## job 3757
// ted
module ted
(
	input         clk,				 
	input         reset,
	input  [15:0] addr_in,
	output [15:0] addr_out,
	input   [7:0] data_in,
	output  [7:0] data_out,
	input         rw,
	output        cpuclk,			 
	output  [6:0] color,				 
	output        csync,
	output reg    hsync,
	output reg    vsync,
	output reg    hblank,
	output reg    vblank_out,
	input         wide,
	output        ce_pix,
	output        irq,
	output        ba,
	output reg    cs_io,
	output reg    cs_ram,
	output reg    cs0,
	output reg    cs1,
	output reg    aec,
	output  [4:0] snd,
	output        pal,
	input   [7:0] k,
	input   [1:0] tvmode,
	output        cpuenable			 
);
clock: 6.13 ns
lec_check: 0
cap_margin: 20
core_margin: 2
core_utilization: 72
cts_cluster_diameter: 358
cts_cluster_size: 22
place_density_lb_addon: 0.0
slew_margin: 20
run.sh (not shown) runs the stock make flow with config.mk's settings and CLKGATE_MAP_FILE=.
No stage failed in job 3757, and the final checks on the layout all came back clean.
[inputs] job 6950 vs job 3757
Settings: CTS_CLUSTER_SIZE no longer set, was 22; CORE_UTILIZATION now 62, was 72; PLACE_DENSITY_LB_ADDON no longer set, was 0.0; CTS_CLUSTER_DIAMETER no longer set, was 358; ABC_AREA now 1, previously not set; the clock period (ns, I/O delays scaled along) now 8.2, was 6.13.
Results
- Job 6950 vs. job 3757: clock-buffer cell count went up by 102.
- Run comparison: job 3757 capturing element of the worst setup path snd[3]; job 6950 capturing element of the worst setup path cpuenable
- Placed cell count grows by more than 10% when moving from job 3757 to job 6950.
- Critical path data arrival time: higher on job 6950
- Min clock share of power across job 3757 and job 6950: job 3757
- Max post-layout instance area across job 3757 and job 6950: job 6950
- Biggest area consumer among cell classes = registers: job 6950; biggest area consumer among cell classes = logic gates: job 3757
Relative to job 6950, the following input files were edited for job 5193:
Settings: CORE_UTILIZATION changed from 62 to 59; ABC_AREA removed (was 1); the clock period (ns, I/O delays scaled along) changed from 8.2 to 4.54.
Findings:
Higher via count among job 5193 and job 6950: job 6950
Relative to job 6950, the placer congestion estimate of job 5193 is lower by 0.046.
In job 5193, final cell count is lower than in job 6950.
Comparing job 5193 and job 6950, the lower logic area is on job 6950.
[compare] base=job 6950 new=job 5193: internal portion of total power now sits higher, max-slew headroom at the worst pin saw an increase.
When job 5193 is measured against job 6950, its flop-to-flop setup slack turns out 2380 ps lower.
Between job 5193 and job 6950, the global router's overall resource usage is lower for job 5193.
Going from job 6950 to job 5193, setup slack -2490 ps; power increased 82%; standard cell area after detailed placement climbed 1.4%.
--- input diff job 5193..job 2963 ---
Settings: CORE_UTILIZATION now 14, was 59; the clock period (ns, I/O delays scaled along) now 15.0, was 4.54.
--- outcome ---
- Summary of job 2963 over job 5193: sum of met3 wire segment lengths after detailed routing decreased by about 4% relative to the old numbers; setup slack increased by 7480 ps relative to the old numbers; relative slew slack decreased by 7.6 points relative to the old numbers.

========
== job 4260 ==
ted again, from the RTL that the note above started with.
Settings: LEC_CHECK=0, CAP_MARGIN=20, CORE_MARGIN=2, CORE_UTILIZATION=72, CTS_CLUSTER_SIZE=49, MAX_ROUTING_LAYER=met4, PLACE_DENSITY_LB_ADDON=0.0, SETUP_SLACK_MARGIN=1.74, SLEW_MARGIN=20; clock period 6.13 ns.
Modified inputs, job 4445 compared to job 4260
- SETUP_SLACK_MARGIN changed from 1.74 to 0.5
- PLACE_DENSITY_LB_ADDON removed (was 0.0)
- CORE_UTILIZATION changed from 72 to 70
- MAX_ROUTING_LAYER removed (was met4)
- CTS_CLUSTER_SIZE removed (was 49)
- the clock period (ns, I/O delays scaled along) changed from 6.13 to 3.73
### Flow results
Every run (job 4260 and job 4445) finished clean.
Job 4260 consumes less power than job 4445.
Power dissipated in sequential cells in job 4445 vs job 4260: up about 65%
Going from job 4260 to job 4445, combinational share of power grew by 0.2 points, first-pass GRT wire length up about 10%, detailed-placement wirelength estimate shows an increase of about 9%, via count of the first global-routing pass climbed 2818.
~same number of flip-flops and latches in job 4260 and job 4445
Per the comparison of job 4445 with job 4260, routed length on met1 higher; area enclosed by the die boundary higher; endpoint arrival time on the critical path higher.

========
Setup of run a:
Starting RTL as in the previous note.
## ted
module ted
(
	input         clk,				 
	input         reset,
	input  [15:0] addr_in,
	output [15:0] addr_out,
	input   [7:0] data_in,
	output  [7:0] data_out,
	input         rw,
	output        cpuclk,			 
	output  [6:0] color,				 
	output        csync,
	output reg    hsync,
	output reg    vsync,
	output reg    hblank,
	output reg    vblank_out,
	input         wide,
	output        ce_pix,
	output        irq,
	output        ba,
	output reg    cs_io,
	output reg    cs_ram,
	output reg    cs0,
	output reg    cs1,
	output reg    aec,
	output  [4:0] snd,
	output        pal,
	input   [7:0] k,
	input   [1:0] tvmode,
	output        cpuenable			 
);
parameter TIMER1LO=6'h00;
parameter TIMER1HI=6'h01;
parameter TIMER2LO=6'h02;
parameter TIMER2HI=6'h03;
parameter TIMER3LO=6'h04;
parameter TIMER3HI=6'h05;
parameter CONTROL1=6'h06;
parameter CONTROL2=6'h07;
parameter KEYLATCH=6'h08;
parameter IRQ		=6'h09;
parameter IRQEN	=6'h0A;
parameter RASTER	=6'h0B;
parameter CURPOSHI=6'h0C;
parameter CURPOSLO=6'h0D;
parameter CH1FREQLO=6'h0E;
parameter CH2FREQLO=6'h0F;
parameter CH2FREQHI=6'h10;
parameter SOUNDCTRL=6'h11;
parameter BMAPBASE=6'h12;
parameter CHARBASE=6'h13;
parameter VIDEOBASE=6'h14;
parameter BGCOLOR0=6'h15;
  ...
clock: 3.69 ns
lec_check: 0
cap_margin: 25
core_aspect_ratio: 0.67
core_margin: 2
core_utilization: 57
cts_cluster_diameter: 174
gpl_timing_driven: 1
max_routing_layer: met5
place_density: 0.37
setup_slack_margin: 0.41
slew_margin: 20
tns_end_percent: 25
Run a: flow completed, timing, DRC and antenna clean
diff inputs: run a => run b
Settings: clearing TNS_END_PERCENT, which used to be 25; swapping 25 for 20 in CAP_MARGIN; clearing GPL_TIMING_DRIVEN, which used to be 1; clearing CTS_CLUSTER_DIAMETER, which used to be 174; clearing MAX_ROUTING_LAYER, which used to be met5; clearing CORE_ASPECT_RATIO, which used to be 0.67; clearing SETUP_SLACK_MARGIN, which used to be 0.41; swapping 57 for 40 in CORE_UTILIZATION; clearing PLACE_DENSITY, which used to be 0.37; swapping 3.69 for 3.5 in the clock period (ns, I/O delays scaled along).
--- outcome ---
Higher routed wire length was reported by run b, not run a. From run a to run b the numbers moved as follows: sequential power shows an increase of about 5%; first-pass iteration count of the detailed router shows a reduction of 2; post-layout worst setup margin shows a reduction of 240 ps.

========
ted again, from the RTL that the note above started with.
make LEC_CHECK=0 CAP_MARGIN=40 CELL_PAD_IN_SITES_GLOBAL_PLACEMENT=3 CORE_MARGIN=2 CORE_UTILIZATION=70 CTS_CLUSTER_DIAMETER=400 GPL_ROUTABILITY_DRIVEN=1 GPL_TIMING_DRIVEN=0 MAX_ROUTING_LAYER=met5 PLACE_DENSITY_LB_ADDON=0.29 SETUP_SLACK_MARGIN=-0.05 SLEW_MARGIN=40 finish   # period 6.0 ns
The starting point failed in 3_1_place_gp_skip_io (FLW-0024).
Next try:
Settings changed: CAP_MARGIN 40 to 20, CELL_PAD_IN_SITES_GLOBAL_PLACEMENT 3 to default, CORE_UTILIZATION 70 to 40, CTS_CLUSTER_DIAMETER 400 to default, GPL_ROUTABILITY_DRIVEN 1 to default, GPL_TIMING_DRIVEN 0 to default, MAX_ROUTING_LAYER met5 to default, PLACE_DENSITY_LB_ADDON 0.29 to default, SETUP_SLACK_MARGIN -0.05 to default, SLEW_MARGIN 40 to 20.
Clock period 6.0 ns to 5.95 ns, I/O delays scaled along.
The changed run ran to the end with no violations.
Die area came out higher by about 70%.
Synthesized cell count stays the same.
Synthesized area stays the same.
Next try:
Settings changed: SETUP_SLACK_MARGIN from default to -0.32.
After rerunning:
- combinational power hardly moves
- critical path depth does not change
- global-route usage is unchanged
Next try:
Settings changed: CORE_UTILIZATION 40 to 59, SETUP_SLACK_MARGIN -0.32 to default.
Clock period 5.95 ns to 5.27 ns, I/O delays scaled along.
=> The changed run produced a clean layout. Clock power is lower by about 0.9%. Combinational power is higher by 9.8%. Sequential power is higher by 13%.

========
ted again, from the RTL that the note above started with.
## ted
module ted
(
	input         clk,				 
	input         reset,
	input  [15:0] addr_in,
	output [15:0] addr_out,
	input   [7:0] data_in,
	output  [7:0] data_out,
	input         rw,
	output        cpuclk,			 
	output  [6:0] color,				 
	output        csync,
	output reg    hsync,
	output reg    vsync,
	output reg    hblank,
	output reg    vblank_out,
	input         wide,
	output        ce_pix,
	output        irq,
	output        ba,
	output reg    cs_io,
	output reg    cs_ram,
	output reg    cs0,
	output reg    cs1,
	output reg    aec,
	output  [4:0] snd,
	output        pal,
	input   [7:0] k,
	input   [1:0] tvmode,
	output        cpuenable			 
);
clock: 6.9 ns
lec_check: 0
abc_area: 1
cap_margin: 25
cell_pad_in_sites_detail_placement: 2
core_aspect_ratio: 0.63
core_margin: 8
core_utilization: 42
cts_cluster_diameter: 110
cts_cluster_size: 87
gpl_timing_driven: 1
hold_slack_margin: 0.13
max_routing_layer: met5
min_routing_layer: met2
place_density: 0.75
setup_slack_margin: 2.03
slew_margin: 20
tns_end_percent: 20
The starting point never finished: it broke off in 3_5_place_dp (DPL-0033).
Edit:
Settings changed: ABC_AREA 1 to not set, CAP_MARGIN 25 to 20, CELL_PAD_IN_SITES_DETAIL_PLACEMENT 2 to not set, CORE_ASPECT_RATIO 0.63 to not set, CORE_MARGIN 8 to 2, CORE_UTILIZATION 42 to 70, CTS_CLUSTER_DIAMETER 110 to not set, CTS_CLUSTER_SIZE 87 to not set, GPL_TIMING_DRIVEN 1 to not set, HOLD_SLACK_MARGIN 0.13 to not set, MAX_ROUTING_LAYER met5 to not set, MIN_ROUTING_LAYER met2 to not set, PLACE_DENSITY 0.75 to not set, SETUP_SLACK_MARGIN 2.03 to 0.52, TNS_END_PERCENT 20 to not set.
Clock period 6.9 ns to 3.68 ns, I/O delays scaled along.
What happened:
- The changed run ran to the end with no violations
- die area came out lower by 43%
- area after synthesis is about the same
- synthesized cell count decreases by 8.0%
Edit:
Settings changed: CORE_UTILIZATION 70 to 72, PLACE_DENSITY_LB_ADDON set to 0.0, SETUP_SLACK_MARGIN 0.52 to not set.
Clock period 3.68 ns to 6.13 ns, I/O delays scaled along.
Effect: Routed wire length falls by 9.6%. Total power went down by 41%. Synthesized area is unchanged. Non-clock buffer count fell by 147. Flip-flop count does not change. Via count goes down by 4.4%. Combinational power goes down by 45%. Critical path depth stays the same. Final area is lower by 2.7%.
Edit:
Settings changed: ABC_AREA set to 1, CTS_CLUSTER_SIZE set to 98, PLACE_DENSITY set to 0.39, PLACE_DENSITY_LB_ADDON 0.0 to not set.
Clock period 6.13 ns to 3.31 ns, I/O delays scaled along.
Outcome:
- power rises by about 90%
- via count goes up by 9.8%
- global-route usage increases by 5.5 points
- final area went up by 2.8%
- worst hold slack degrades by 68 ps
- wire length is higher by about 12%
No activity file was given, so power comes from the tool's default toggle rates.
